Setup of wip/umber:
==> flow/design.v <==
module alu_top (
    input             clk,
    input      [7:0]  a,
    input      [7:0]  b,
    input      [3:0]  sel,
    output reg [15:0] out
);
    reg  [7:0]  a_q, b_q;
    reg  [3:0]  sel_q;
    wire [15:0] alu_out;
    always @(posedge clk) begin
        a_q   <= a;
        b_q   <= b;
        sel_q <= sel;
        out   <= alu_out;
    end
    alu u_alu (.a(a_q), .b(b_q), .sel(sel_q), .out(alu_out));
endmodule

`timescale 1ns / 1ps
module alu(
    input [7:0] a,b,
    input [3:0] sel,
    output reg [15:0] out
    );
    always@(*)
        begin
            case(sel)
                4'b0000 : out=a+b;
                4'b0001 : out=a+1;
                4'b0010 : out=a-b;
                4'b0011 : out=a*b;
                4'b0100 : out=(b==0) ? 16'd0 : a/b;
                4'b0101 : out=(b==0) ? 16'd0 : a%b;
                4'b0110 : out=a&b;
                4'b0111 : out=a|b;
                4'b1000 : out=~(a&b);
                4'b1001 : out=~(a|b);
                4'b1010 : out=a^b;
                default: out=0;
            endcase        
        end    
endmodule
export LEC_CHECK = 0
export ABC_AREA = 1
export CAP_MARGIN = 0
export CELL_PAD_IN_SITES_DETAIL_PLACEMENT = 2
export CELL_PAD_IN_SITES_GLOBAL_PLACEMENT = 2
export CORE_ASPECT_RATIO = 0.86
export CORE_MARGIN = 2
export CORE_UTILIZATION = 70
export CTS_CLUSTER_DIAMETER = 335
export GPL_ROUTABILITY_DRIVEN = 0
export GPL_TIMING_DRIVEN = 1
export HOLD_SLACK_MARGIN = 0.28
export PLACE_DENSITY = 0.53
export SLEW_MARGIN = 40
export TNS_END_PERCENT = 45
create_clock -name core_clock -period 45.0 [get_ports {clk}]
run.sh (not shown) runs the stock make flow with config.mk's settings and CLKGATE_MAP_FILE=.
The flow ended early for wip/umber: it failed with a tool error in global placement without I/O (3_1_place_gp_skip_io).
Here is what was changed in the inputs of wip/onyx compared with wip/umber.
- CORE_ASPECT_RATIO: 0.86 -> unset
- ABC_AREA: 1 -> unset
- CELL_PAD_IN_SITES_GLOBAL_PLACEMENT: 2 -> unset
- CORE_UTILIZATION: 70 -> 40
- GPL_TIMING_DRIVEN: 1 -> unset
- SLEW_MARGIN: 40 -> 20
- CELL_PAD_IN_SITES_DETAIL_PLACEMENT: 2 -> unset
- CAP_MARGIN: 0 -> 20
- HOLD_SLACK_MARGIN: 0.28 -> unset
- PLACE_DENSITY: 0.53 -> unset
- TNS_END_PERCENT: 45 -> unset
- GPL_ROUTABILITY_DRIVEN: 0 -> unset
- CTS_CLUSTER_DIAMETER: 335 -> unset
- the clock period (ns, I/O delays scaled along): 45.0 -> 30.6
Results
Status: cell area after synthesis parity (wip/umber, wip/onyx). In wip/onyx relative to wip/umber, horizontal die dimension had gone up by more than 10%. Status | wip/onyx and wip/umber | clean except wip/umber. wip/umber failed in global placement without I/O (3_1_place_gp_skip_io) with GPL-0301. In wip/onyx the mean cell area of the mapped netlist turned out about 16% higher than in wip/umber. Summed standard-cell area reported by yosys: wip/umber vs wip/onyx, no meaningful difference. Share of the core filled by cells before placement: wip/onyx vs wip/umber down 31 points. wip/umber has a higher post-synthesis share of cell area spent on and, or, nand and nor gates than wip/onyx.
Input-level comparison between wip/ember and wip/onyx:
- an added TNS_END_PERCENT of 5
- an added CORE_ASPECT_RATIO of 1.17
- an added CELL_PAD_IN_SITES_GLOBAL_PLACEMENT of 1
- a change of the clock period (ns, I/O delays scaled along) from 30.6 to 32.0
Findings:
wip/ember: length of routed met3 wiring is 28% lower than what wip/onyx reported.
wip/ember gives more wire length of the first global-routing pass than wip/onyx did.
On sequential share of layout area, wip/ember and wip/onyx are neck and neck.
| average detailed-routed wire length per instance | higher: wip/ember |
wip/ember ended with more global-route usage than wip/onyx.
Diff wip/onyx -> wip/ember: upper clock frequency limit went down 3.7%.


== try-quartz ==
// alu_top: RTL as listed in full above, without the edits since
clock: 32.0 ns
lec_check: 0
abc_area: 1
cap_margin: 20
core_margin: 2
core_utilization: 67
place_density_lb_addon: 0.3
slew_margin: 20
Input-level comparison between try-onyx and try-quartz:
- setting TNS_END_PERCENT to 10 for the first time
- removing PLACE_DENSITY_LB_ADDON (formerly 0.3)
- changing CORE_UTILIZATION from 67 to 40
- removing ABC_AREA (formerly 1)
- setting CTS_CLUSTER_DIAMETER to 395 for the first time
- setting CTS_CLUSTER_SIZE to 100 for the first time
### Flow results
Compared with try-quartz, try-onyx shows final cell count that has gone down by a few percent. Post-route cell area grows by a few percent when moving from try-quartz to try-onyx. Taking try-quartz as the reference point, the total length of routed wires of try-onyx rises by 6.6 mm. When try-onyx is set beside try-quartz, its standard cell core area turns out to be 11000 sq um larger. As of try-onyx, total area of multi-input combinational cells had risen by more than 10% compared to try-quartz.
Relative to try-onyx, the following input files were edited for try-ember:
- TNS_END_PERCENT no longer set, was 10
- CTS_CLUSTER_DIAMETER no longer set, was 395
- ABC_AREA now 1, previously not set
- CORE_UTILIZATION now 62, was 40
- CTS_CLUSTER_SIZE no longer set, was 100
- the clock period (ns, I/O delays scaled along) now 24.6, was 32.0
Notes after the runs:
- [compare] base=try-onyx new=try-ember: clock skew after layout rose by 0.0036 ns; area of all sequential standard cells rose by 1.4%; placed wire-length estimate after detailed placement fell by 12%.
- Compared with try-onyx, try-ember improves detailed router's first-iteration violation count.
- Compared with try-onyx, try-ember has less setup slack.
- Between try-onyx and try-ember, the post-CTS setup-driven buffer insertion count is higher for try-ember.
- For try-onyx, the largest family of logic cells by area was adder cells, unlike try-ember, where it was simple AND/OR/NAND/NOR gates.
- Wire length, try-ember vs try-onyx: down by a few percent
## Diff of input files: try-yarrow against try-ember
- HOLD_SLACK_MARGIN newly set to -0.08
- CORE_UTILIZATION changed from 62 to 65
- ABC_AREA removed (was 1)
- TNS_END_PERCENT newly set to 5
- the clock period (ns, I/O delays scaled along) changed from 24.6 to 26.9
Notes after the runs:
[flow] try-yarrow | stages: complete | final checks: fail | reason: negative setup slack. Looking at cell at the slowest stage of the critical path, the sky130_fd_sc_hd__dfxtp_2 result is from try-ember; the sky130_fd_sc_hd__or4_1 one comes from try-yarrow. Number of cells on the worst reg-to-reg path (try-ember / try-yarrow): 1.4. try-yarrow reports a higher placement-stage cell area than try-ember does. Taking try-ember as the reference, in try-yarrow minimum clock period went up 3.78 ns, buffers plus inverters on the worst setup path now smaller, portion of the clock cycle consumed by the worst path in the final layout now sits higher, fmax went down. try-yarrow vs try-ember: total via count in the routed design up by more than 10%.
